== v6 ==
## cam_pixel_labeler
module cam_pixel_labeler (
    input  logic        clk,
    input  logic        reset,
    input  logic        href,
    input  logic        vsync,
    input  logic [ 7:0] ov7670_data,
    output logic        we,
    output logic [16:0] wAddr,
    output logic [ 2:0] label_data,
    output logic        camera_dp_en,
    output logic        v_finish_camera,
    output logic [ 9:0] x_pixel_camera,
    output logic [ 9:0] y_pixel_camera
);
    logic [15:0] ov7670_wData;
    logic [ 1:0] r_g_decision;
    logic [ 7:0] s_data;
    logic [ 7:0] v_data;
    OV7670_MemController U_OV7670_MemController (
        .clk            (clk),
        .reset          (reset),
        .href           (href),
        .vsync          (vsync),
        .ov7670_data    (ov7670_data),
        .we             (we),
        .wAddr          (wAddr),
        .wData          (ov7670_wData),
        .camera_dp_en   (camera_dp_en),
        .v_finish_camera(v_finish_camera),
        .x_pixel_camera (x_pixel_camera),
        .y_pixel_camera (y_pixel_camera)
    );
    rgb_to_hsv U_rgb_to_hsv (
        .r_data      (ov7670_wData[15:11]),
        .g_data      (ov7670_wData[10:5]),
        .b_data      (ov7670_wData[4:0]),
        .s_data      (s_data),
        .v_data      (v_data),
        .r_g_decision(r_g_decision)
    );
    Label_Gen U_Label_Gen (
        .r_g_decision(r_g_decision),
        .s_data      (s_data),
        .v_data      (v_data),
        .label_data  (label_data)
    );
endmodule
==> flow/config.mk <==
export PLATFORM = sky130hd
export DESIGN_NAME = cam_pixel_labeler
export DESIGN_NICKNAME = cam_pixel_labeler
export VERILOG_FILES = /design/flow/design.v
export SDC_FILE = /design/flow/constraint.sdc
export NUM_CORES = 4
export LEC_CHECK = 0
export CAP_MARGIN = 20
export CELL_PAD_IN_SITES_DETAIL_PLACEMENT = 0
export CORE_ASPECT_RATIO = 0.52
export CORE_MARGIN = 2
export CORE_UTILIZATION = 48
export CTS_CLUSTER_DIAMETER = 257
export CTS_CLUSTER_SIZE = 79
export GPL_TIMING_DRIVEN = 1
export MIN_ROUTING_LAYER = met2
export PLACE_DENSITY = 0.77
export SETUP_SLACK_MARGIN = 1.7
export SLEW_MARGIN = 40
export TNS_END_PERCENT = 95
==> flow/constraint.sdc <==
create_clock -name core_clock -period 97.1 [get_ports {clk}]
set_input_delay 19.4200 -clock core_clock [delete_from_list [all_inputs] [get_ports {clk}]]
set_output_delay 19.4200 -clock core_clock [all_outputs]
set_load 0.01 [all_outputs]
run.sh (not shown) runs the stock make flow with config.mk's settings and CLKGATE_MAP_FILE=.
v6: it failed during global routing, and the tool reported GRT-0116.
#### Input delta (v7 over v6)
# v6
export LEC_CHECK = 0
export CAP_MARGIN = 20
export CELL_PAD_IN_SITES_DETAIL_PLACEMENT = 0
export CORE_ASPECT_RATIO = 0.52
export CORE_MARGIN = 2
export CORE_UTILIZATION = 48
export CTS_CLUSTER_DIAMETER = 257
export CTS_CLUSTER_SIZE = 79
export GPL_TIMING_DRIVEN = 1
export MIN_ROUTING_LAYER = met2
export PLACE_DENSITY = 0.77
export SETUP_SLACK_MARGIN = 1.7
export SLEW_MARGIN = 40
export TNS_END_PERCENT = 95
create_clock -name core_clock -period 97.1 [get_ports {clk}]
# v7
export LEC_CHECK = 0
export CAP_MARGIN = 15
export CELL_PAD_IN_SITES_DETAIL_PLACEMENT = 1
export CORE_MARGIN = 2
export CORE_UTILIZATION = 65
export CTS_CLUSTER_SIZE = 55
export GPL_TIMING_DRIVEN = 1
export MIN_ROUTING_LAYER = met2
export PLACE_DENSITY = 0.77
export SETUP_SLACK_MARGIN = 1.7
export SLEW_MARGIN = 15
export TNS_END_PERCENT = 95
create_clock -name core_clock -period 97.1 [get_ports {clk}]
Notes after the runs:
- v7: it failed with a tool error in detailed placement, so there are no final results.
- Going from v6 to v7, die area fell 13000 sq um, cell count in the Yosys report held steady.
- Relative to v6, final weighted congestion in routability-driven placement has increased by 1.4% in v7.
- Number of standard-cell rows in the floorplan on v7 is up relative to v6.
- Die boundary height, v7 vs v6: up by more than 10%
- Diff v6..v7 | count of flip-flops with a built-in enable after synthesis | unchanged
- Taking v6 as the reference, in v7 synthesized area was more or less identical; net count entering floorplan comparable; floorplan-stage core utilization moved up.
- v6 -> v7: number of instances in the synthesized netlist delta 0, exact match
- From v7 to v6, adder and majority gate portion of the synthesized area did not move at all.
